// lcd_top
module lcd_top(
  input clk,
  input rst,
  input PS2_CLK,
  input PS2_DATA,
  output [7:4] DB,
  output LCD_E,
  output LCD_RS,
  output LCD_RW,
  output [7:0] LED
  );
Size: roughly 2,900 cells after synthesis, ~540 flip-flops, about 19 I/O pins, ~27,000 um^2 of cells after synthesis.
clock: 19.1 ns
lec_check: 0
abc_area: 1
cap_margin: 20
core_margin: 10
core_utilization: 35
cts_cluster_diameter: 329
gpl_timing_driven: 1
place_density_lb_addon: 0.03
setup_slack_margin: 5.0
slew_margin: 20
run.sh (not shown) runs the stock make flow with config.mk's settings and CLKGATE_MAP_FILE=.
Change:
Settings changed: ABC_AREA 1 to default, CORE_MARGIN 10 to 2, CORE_UTILIZATION 35 to 66, CTS_CLUSTER_DIAMETER 329 to default, GPL_TIMING_DRIVEN 1 to default, PLACE_DENSITY_LB_ADDON 0.03 to default, SETUP_SLACK_MARGIN 5.0 to default.
Clock period 19.1 ns to 12.3 ns, I/O delays scaled along.
Sequential power goes up by 54%.
Non-clock buffer count goes down by 11.
Core utilization goes up by 33 points.
Count of clock-buffer cells in the layout goes down by 26.
Worst setup slack gets worse by 2.7 ns.
Synthesized cell count goes down by 33%.
Change:
Settings changed: CORE_UTILIZATION 66 to 70, PLACE_DENSITY_LB_ADDON from default to 0.01, SETUP_SLACK_MARGIN from default to 2.35.
Clock period 12.3 ns to 8.19 ns, I/O delays scaled along.
Outcome:
- synthesized cell count does not change
- sequential share of layout area fell by 5.2 points
- worst hold slack stays flat
- wire length rose by 56%
- design area rose by 10%

========
build 20:
Starting RTL as in the previous note.
make LEC_CHECK=0 ABC_AREA=0 CAP_MARGIN=20 CORE_MARGIN=2 CORE_UTILIZATION=70 CTS_CLUSTER_DIAMETER=271 GPL_TIMING_DRIVEN=1 PLACE_DENSITY=0.67 SETUP_SLACK_MARGIN=1.61 SLEW_MARGIN=20 finish   # period 9.46 ns
The inputs of build 65 differ from those of build 20 as listed below.
Settings: a deleted CTS_CLUSTER_DIAMETER that had been 271; a deleted ABC_AREA that had been 0; a change of CORE_UTILIZATION from 70 to 40; a deleted GPL_TIMING_DRIVEN that had been 1; a deleted PLACE_DENSITY that had been 0.67; a change of SETUP_SLACK_MARGIN from 1.61 to -1.39; a change of the clock period (ns, I/O delays scaled along) from 9.46 to 14.7.
==> results <==
- Build 20 has lower summed area of non-filler cells in the final layout than build 65.
- Global-route wire length before repair, build 65 vs build 20: down by a few percent
- Looking at arrival time at the worst endpoint across build 65 and build 20, the one that comes out lower is build 20.
- Comparing build 65 and build 20, worst setup slack after layout is higher on build 65.
## Diff of input files: build 7 against build 65
Settings: SETUP_SLACK_MARGIN removed (was -1.39); CTS_CLUSTER_DIAMETER newly set to 204; CORE_UTILIZATION changed from 40 to 66; the clock period (ns, I/O delays scaled along) changed from 14.7 to 8.52.
--- outcome ---
Pin count of the biggest net entering global routing ended up 5.4% higher on build 7 than on build 65. Clock power: build 7 worse than build 65. Summary of build 7 over build 65: non-filler instance count after layout shows a reduction of 12%, setup slack saw a decrease.
Edits applied to the flow inputs when going from build 7 to build 17:
Settings: CORE_UTILIZATION: 66 -> 70; CTS_CLUSTER_DIAMETER: 204 -> unset; SETUP_SLACK_MARGIN: unset -> 2.18; the clock period (ns, I/O delays scaled along): 8.52 -> 12.9.
Findings:
On worst path buffer plus inverter count, the lower figure sits with build 7, not build 17. Delta(utilization after layout, build 17 - build 7) > 0. Cmp build 17 vs build 7: number of tap cells inserted lower in build 17.
[inputs] build 80 vs build 17
Settings: SETUP_SLACK_MARGIN removed (was 2.18); CORE_UTILIZATION changed from 70 to 40; the clock period (ns, I/O delays scaled along) changed from 12.9 to 20.0.
==> comparison <==
The higher slew at the pin closest to its max-slew limit of build 80 and build 17 is in build 80. Changes observed in build 80 relative to build 17: cell depth of the worst setup path moved down, final routed wirelength across all metal layers moved down, met3 track demand over resource moved down, slack of the worst reg-to-reg path moved up, proportion of power drawn by flip-flops and latches moved down.
Changes in build 81 relative to build 80:
Settings: ABC_AREA: unset -> 1; SLEW_MARGIN: 20 -> 25; MAX_ROUTING_LAYER: unset -> met4; TNS_END_PERCENT: unset -> 65; CORE_ASPECT_RATIO: unset -> 0.65; PLACE_DENSITY_LB_ADDON: unset -> 0.17.
## What came out
- Delta (build 81 minus build 80): chip area picked up an extra 3900 um^2; antenna diode instance count up 1.
- From build 81 to build 80, remaining antenna violation count did not move at all.
- Core utilization: build 81 lower than build 80
- Build 80 has a higher share of the core filled by cells before placement than build 81.

========
## onyx
Starting RTL as in the previous note.
==> flow/config.mk <==
export PLATFORM = sky130hd
export DESIGN_NAME = lcd_top
export DESIGN_NICKNAME = lcd_top
export VERILOG_FILES = /design/flow/design.v
export SDC_FILE = /design/flow/constraint.sdc
export NUM_CORES = 4
export LEC_CHECK = 0
export ABC_AREA = 1
export CAP_MARGIN = 20
export CORE_ASPECT_RATIO = 1.76
export CORE_MARGIN = 2
export CORE_UTILIZATION = 40
export GPL_TIMING_DRIVEN = 1
export MAX_ROUTING_LAYER = met4
export MIN_ROUTING_LAYER = met2
export PLACE_DENSITY_LB_ADDON = 0.06
export SLEW_MARGIN = 25
export TNS_END_PERCENT = 65
==> flow/constraint.sdc <==
create_clock -name core_clock -period 16.1 [get_ports {clk}]
set_input_delay 3.2200 -clock core_clock [delete_from_list [all_inputs] [get_ports {clk}]]
set_output_delay 3.2200 -clock core_clock [all_outputs]
set_load 0.01 [all_outputs]
Input changes introduced in sierra (baseline for comparison: onyx):
Settings: GPL_TIMING_DRIVEN changed from 1 to 0; the clock period (ns, I/O delays scaled along) changed from 16.1 to 15.3.
==> results <==
Looking only at sequential share of layout area, and setting everything else aside, the lower value of sierra and onyx goes to sierra. Of sierra and onyx, sierra shows the higher share of power burned in the clock network, with onyx below it. Compared with onyx, sierra ends up with a larger final cell area. Average routed wire per standard cell grows by more than 10% when moving from onyx to sierra. Clock skew (higher): sierra. The part of the power in combinational logic of onyx and that of sierra are within noise of each other.
Input changes introduced in willow (baseline for comparison: sierra):
Settings: setting CTS_CLUSTER_DIAMETER to 191 for the first time; removing MIN_ROUTING_LAYER (formerly met2); changing CORE_UTILIZATION from 40 to 66; removing ABC_AREA (formerly 1); removing PLACE_DENSITY_LB_ADDON (formerly 0.06); removing TNS_END_PERCENT (formerly 65); removing GPL_TIMING_DRIVEN (formerly 0); removing CORE_ASPECT_RATIO (formerly 1.76); changing SLEW_MARGIN from 25 to 20; changing the clock period (ns, I/O delays scaled along) from 15.3 to 10.2.
--- outcome ---
Looking only at buffering stage count on the worst path with inverters included, and setting everything else aside, the higher value of sierra and willow goes to sierra.
Detailed-route wire length (lower): willow
Compared with sierra, willow shows number of standard cells after synthesis that has gone down by more than a quarter.
willow vs sierra — die area dropped by more than a quarter
Diff sierra -> willow | mean post-synth cell area | increase of 41%
Diff sierra..willow | final total negative setup slack | unchanged
Delta (willow minus sierra): clock-buffer cell count decreased by 6.9% relative to the old numbers; final worst setup slack decreased by 1.28 ns relative to the old numbers.

========
Setup of v39:
lcd_top again, from the RTL that the note above started with.
clock: 19.1 ns
lec_check: 0
abc_area: 0
cap_margin: 20
core_margin: 10
core_utilization: 37
cts_cluster_diameter: 329
gpl_timing_driven: 1
max_routing_layer: met4
place_density_lb_addon: 0.03
setup_slack_margin: 4.47
slew_margin: 20
tns_end_percent: 15
Modified inputs, v30 compared to v39
- MAX_ROUTING_LAYER changed from met4 to met5
- CORE_UTILIZATION changed from 37 to 58
- HOLD_SLACK_MARGIN newly set to 0.13
v30 vs v39, fraction of cell area in non-clock buffers went down by 0.43 points.
In the flow results for v30 and v39, the via count is smaller on v39.
In the flow results for v30 and v39, the cell count is larger on v39.
Min cell area reported after detailed placement across v30 and v39: v30
v30 — length of the first detailed-routing pass in iterations 2 lower, v39 as reference
Total routing resource utilization after global routing in v30 is 5.6 points above v39.
Against v39, v30 comes in 10 points lower on headroom to the max-slew limit.
Edits applied to the flow inputs when going from v30 to v10:
- removing TNS_END_PERCENT (formerly 15)
- removing ABC_AREA (formerly 0)
- removing SETUP_SLACK_MARGIN (formerly 4.47)
- removing GPL_TIMING_DRIVEN (formerly 1)
- removing CTS_CLUSTER_DIAMETER (formerly 329)
- removing HOLD_SLACK_MARGIN (formerly 0.13)
- changing CORE_UTILIZATION from 58 to 40
- removing MAX_ROUTING_LAYER (formerly met5)
- removing PLACE_DENSITY_LB_ADDON (formerly 0.03)
- changing CORE_MARGIN from 10 to 2
- changing the clock period (ns, I/O delays scaled along) from 19.1 to 14.7
==> results <==
Count of placed standard cells in the final layout, fillers left out in v10 is 254 above v30. The layout overhead on the synthesized area in v10 sits 1.6 points above the value recorded for v30. The final layout from v10, which completed every stage, passed the timing, design-rule and antenna checks at the end of the flow. Diff v30 -> v10 | overall power after layout | up by more than a quarter. v10 vs. v30: gate count of the mapped netlist about even; total number of cells along the worst setup path picked up an extra 4; area of all placed cells without fillers shows an increase of about 1.4%.
> inputs changed (v10 -> v11)
- CORE_UTILIZATION now 70, was 40
- CTS_CLUSTER_SIZE now 17, previously not set
- the clock period (ns, I/O delays scaled along) now 8.39, was 14.7
### Flow results
- v11: flow completed, timing, DRC and antenna clean
- v11 reports a higher global placement routability congestion than v10 does.
- Going from v10 to v11, power in sequential cells grew by more than half.
- v10 → v11: setup slack lower; via count has increased.
- Total of clock buffers placed in the layout delta for v11 relative to v10: 10 lower

========
Starting RTL as in the previous note.
## lcd_top
module lcd_top(
  input clk,
  input rst,
  input PS2_CLK,
  input PS2_DATA,
  output [7:4] DB,
  output LCD_E,
  output LCD_RS,
  output LCD_RW,
  output [7:0] LED
  );
Settings: LEC_CHECK=0, CAP_MARGIN=20, CORE_MARGIN=2, CORE_UTILIZATION=70, CTS_CLUSTER_SIZE=77, PLACE_DENSITY_LB_ADDON=0.0, SETUP_SLACK_MARGIN=2.38, SLEW_MARGIN=20; clock period 8.39 ns.
The baseline finished clean.
Change:
Settings changed: CORE_UTILIZATION 70 to 45, CTS_CLUSTER_SIZE 77 to not set, PLACE_DENSITY_LB_ADDON 0.0 to not set, SETUP_SLACK_MARGIN 2.38 to not set.
Clock period 8.39 ns to 14.7 ns, I/O delays scaled along.
Result: Global-route usage went down by 23 points; wire length went down by 34%; non-clock buffer count went down by 140; utilization went down by 34 points; first-iteration DRC count went down by 66%; die area went up by 54%; flip-flop count stays the same; clock-buffer cell count went down by 5; cell area went down by 6.8%; critical path depth went down by 7.
Change:
Settings changed: ABC_AREA set to 1, CORE_UTILIZATION 45 to 72.
Clock period 14.7 ns to 9.36 ns, I/O delays scaled along.
What happened: Sequential share of layout area came out lower by 1.5 points. Clock power came out higher by 37%. Cell count came out higher by 25%. Area after synthesis came out higher by 6.1%. Power came out higher by 48%. Critical path depth came out higher by 7. Hold slack is about the same.

========
Setup of exp/umber:
lcd_top again, from the RTL that the note above started with.
Settings: LEC_CHECK=0, ABC_AREA=0, CAP_MARGIN=20, CELL_PAD_IN_SITES_GLOBAL_PLACEMENT=2, CORE_ASPECT_RATIO=1.7, CORE_MARGIN=10, CORE_UTILIZATION=58, CTS_CLUSTER_DIAMETER=329, GPL_TIMING_DRIVEN=1, HOLD_SLACK_MARGIN=0.13, MAX_ROUTING_LAYER=met5, PLACE_DENSITY_LB_ADDON=0.03, SETUP_SLACK_MARGIN=4.47, SLEW_MARGIN=20, TNS_END_PERCENT=15; clock period 19.1 ns.
exp/umber: no failed stages, no open violations at the end
Changes in exp/lagoon relative to exp/umber:
Settings: TNS_END_PERCENT: 15 -> unset; SETUP_SLACK_MARGIN: 4.47 -> 2.02; HOLD_SLACK_MARGIN: 0.13 -> unset; CORE_UTILIZATION: 58 -> 72; CELL_PAD_IN_SITES_GLOBAL_PLACEMENT: 2 -> unset; CORE_MARGIN: 10 -> 2; ABC_AREA: 0 -> 1; MAX_ROUTING_LAYER: met5 -> unset; CORE_ASPECT_RATIO: 1.7 -> unset; the clock period (ns, I/O delays scaled along): 19.1 -> 8.85.
==> results <==
- Every stage of the flow completed for exp/lagoon, and the final layout passed the timing, design-rule and antenna checks.
- exp/lagoon vs exp/umber: post-route non-filler standard cell count up by more than a quarter
- Non-clock buffer count in the final layout of exp/lagoon exceeds that of exp/umber by more than 100%.
- [compare] base=exp/umber new=exp/lagoon: AND-OR/OR-AND share of the synthesized area climbed 2.5 points, via count climbed about 50%.
> inputs changed (exp/lagoon -> exp/fjord)
Settings: CTS_CLUSTER_SIZE newly set to 15; the clock period (ns, I/O delays scaled along) changed from 8.85 to 8.19.
==> results <==
- [exp/fjord] flow finished | final checks: failed | reasons: max-capacitance violations, max-slew violations
- The final-layout non-clock buffer area share of exp/fjord is higher than that of exp/lagoon.
- In exp/fjord, the share of power burned in registers came out 4.7 points above the value in exp/lagoon.
- exp/lagoon vs exp/fjord, standard cell with the maximum stage delay on the critical path: dfrtn_1 vs o21ai_1
- Relative to exp/lagoon, exp/fjord degrades detailed router's first-iteration violation count.
- Power after layout went down slightly going from exp/lagoon to exp/fjord.
- exp/fjord vs. exp/lagoon: worst ir drop on vdd +about 10%, count of placed standard cells in the final layout, fillers left out rose by 0.55%.
- exp/fjord: synthesis-to-layout area growth 1.9 points above exp/lagoon
- [diff] routed wire length, exp/fjord relative to exp/lagoon: regression
- Number of detailed-routing iterations run before antenna repair ended up 9 higher on exp/fjord than on exp/lagoon.
Input-level comparison between exp/juniper and exp/fjord:
Settings: GPL_TIMING_DRIVEN: 1 -> unset; PLACE_DENSITY_LB_ADDON: 0.03 -> 0.08; CTS_CLUSTER_DIAMETER: 329 -> 400; SETUP_SLACK_MARGIN: 2.02 -> -0.69; SLEW_MARGIN: 20 -> 40; CTS_CLUSTER_SIZE: 15 -> 10.
## What came out
After detailed routing, exp/fjord needs more wire than exp/juniper. Per the final summary, exp/juniper finished and its layout is clean on timing, DRC and antenna. Going from exp/fjord to exp/juniper, the largest net degree at the start of global routing was found to have gone down by 37%. exp/juniper: area growth from synthesis to layout lower than exp/fjord. In exp/juniper relative to exp/fjord, final routed wire length divided by cell count had gone down by more than a quarter. LC1.head[0] as the startpoint of the most critical setup path was reported by exp/juniper, and LC1.head[1] by exp/fjord.

========
yarrow:
Starting RTL as in the previous note.
make LEC_CHECK=0 ABC_AREA=0 CAP_MARGIN=20 CELL_PAD_IN_SITES_GLOBAL_PLACEMENT=2 CORE_ASPECT_RATIO=1.7 CORE_MARGIN=10 CORE_UTILIZATION=58 CTS_CLUSTER_DIAMETER=256 GPL_ROUTABILITY_DRIVEN=0 GPL_TIMING_DRIVEN=1 HOLD_SLACK_MARGIN=0.13 MAX_ROUTING_LAYER=met5 PLACE_DENSITY_LB_ADDON=0.03 SETUP_SLACK_MARGIN=4.47 SLEW_MARGIN=30 TNS_END_PERCENT=15 finish   # period 19.1 ns
### yarrow -> xenon
# yarrow
export LEC_CHECK = 0
export ABC_AREA = 0
export CAP_MARGIN = 20
export CELL_PAD_IN_SITES_GLOBAL_PLACEMENT = 2
export CORE_ASPECT_RATIO = 1.7
export CORE_MARGIN = 10
export CORE_UTILIZATION = 58
export CTS_CLUSTER_DIAMETER = 256
export GPL_ROUTABILITY_DRIVEN = 0
export GPL_TIMING_DRIVEN = 1
export HOLD_SLACK_MARGIN = 0.13
export MAX_ROUTING_LAYER = met5
export PLACE_DENSITY_LB_ADDON = 0.03
export SETUP_SLACK_MARGIN = 4.47
export SLEW_MARGIN = 30
export TNS_END_PERCENT = 15
create_clock -name core_clock -period 19.1 [get_ports {clk}]
# xenon
export LEC_CHECK = 0
export ABC_AREA = 1
export CAP_MARGIN = 20
export CORE_MARGIN = 2
export CORE_UTILIZATION = 70
export CTS_CLUSTER_DIAMETER = 271
export GPL_TIMING_DRIVEN = 1
export PLACE_DENSITY_LB_ADDON = 0.03
export SETUP_SLACK_MARGIN = -0.44
export SLEW_MARGIN = 20
create_clock -name core_clock -period 7.5 [get_ports {clk}]
### Flow results
- In xenon relative to yarrow, power drawn by the clock network had gone up by more than 100%.
- Taking yarrow as the reference, in xenon cell area after layout higher; core footprint lower.
> inputs changed (xenon -> nickel)
# xenon
export LEC_CHECK = 0
export ABC_AREA = 1
export CAP_MARGIN = 20
export CORE_MARGIN = 2
export CORE_UTILIZATION = 70
export CTS_CLUSTER_DIAMETER = 271
export GPL_TIMING_DRIVEN = 1
export PLACE_DENSITY_LB_ADDON = 0.03
export SETUP_SLACK_MARGIN = -0.44
export SLEW_MARGIN = 20
create_clock -name core_clock -period 7.5 [get_ports {clk}]
# nickel
export LEC_CHECK = 0
export ABC_AREA = 1
export CAP_MARGIN = 20
export CORE_MARGIN = 2
export CORE_UTILIZATION = 72
export SETUP_SLACK_MARGIN = 1.92
export SLEW_MARGIN = 20
create_clock -name core_clock -period 8.19 [get_ports {clk}]
Findings:
nickel had finished all stages when the layout checks came back failing, citing max-capacitance violations, max-slew violations, negative setup slack. Re final instance count without filler cells: xenon and nickel aren't equal, and the higher value belongs to nickel. nickel vs xenon — maximum ir drop on the vdd rail dropped by more than 10%. Setup slack: nickel less than xenon. Looking at detail-routed via count per cell, nickel sits 0.94 above xenon. nickel has number of gates resized after CTS above what xenon had.
Changes in amber relative to nickel:
# nickel
export LEC_CHECK = 0
export ABC_AREA = 1
export CAP_MARGIN = 20
export CORE_MARGIN = 2
export CORE_UTILIZATION = 72
export SETUP_SLACK_MARGIN = 1.92
export SLEW_MARGIN = 20
create_clock -name core_clock -period 8.19 [get_ports {clk}]
# amber
export LEC_CHECK = 0
export ABC_AREA = 1
export CAP_MARGIN = 20
export CORE_MARGIN = 2
export CORE_UTILIZATION = 72
export CTS_CLUSTER_DIAMETER = 387
export CTS_CLUSTER_SIZE = 11
export PLACE_DENSITY_LB_ADDON = 0.08
export SETUP_SLACK_MARGIN = 1.22
export SLEW_MARGIN = 20
create_clock -name core_clock -period 8.19 [get_ports {clk}]
On multi-input combinational cell count, nickel and amber are basically level. NOTE routed wire length nickel->amber decreased by more than a quarter. amber completed every stage of the flow, and the final layout passed the timing, design-rule and antenna checks. Non-clock buffer count is lower on amber. Run comparison: nickel end point of the critical path LC1.buffer_data[6]; amber end point of the critical path LC1.memory[4][4]. Per the comparison of amber with nickel, count of clock-buffer cells in the layout climbed about 38%, combinational cell area excluding buffers and inverters dropped about 6%. amber ended up with a lower design area than nickel did.
Input-level comparison between garnet and amber:
# amber
export LEC_CHECK = 0
export ABC_AREA = 1
export CAP_MARGIN = 20
export CORE_MARGIN = 2
export CORE_UTILIZATION = 72
export CTS_CLUSTER_DIAMETER = 387
export CTS_CLUSTER_SIZE = 11
export PLACE_DENSITY_LB_ADDON = 0.08
export SETUP_SLACK_MARGIN = 1.22
export SLEW_MARGIN = 20
create_clock -name core_clock -period 8.19 [get_ports {clk}]
# garnet
export LEC_CHECK = 0
export ABC_AREA = 1
export CAP_MARGIN = 20
export CORE_MARGIN = 2
export CORE_UTILIZATION = 72
export CTS_CLUSTER_DIAMETER = 370
export SETUP_SLACK_MARGIN = 2.44
export SLEW_MARGIN = 20
create_clock -name core_clock -period 8.19 [get_ports {clk}]
### Flow results
The log for garnet ends in global routing (5_1_grt) with error ODB-0269, so the run never completed. Against amber, garnet comes in 0.042 higher on global placer's final weighted congestion. Compared with amber, in garnet horizontal die size comparable, number of resized instances in the post-cts repair step saw an increase. Worst setup slack before clock tree synthesis delta for garnet relative to amber: 0.073 ns lower. Hold-fix buffer count after cts: garnet vs amber identical. From garnet to amber, post-synthesis register bit count did not move at all. As far as instance tally after logic synthesis goes, garnet and amber are indistinguishable; the numbers are identical. garnet gives more detailed placement HPWL than amber did. Total setup buffers inserted after CTS, amber and garnet, lower one = amber. garnet vs. amber: cell total after placement was more or less identical; post-synth tally of flip-flops with integrated enable neither gained nor lost much.
Power and IR drop assume default switching activity.
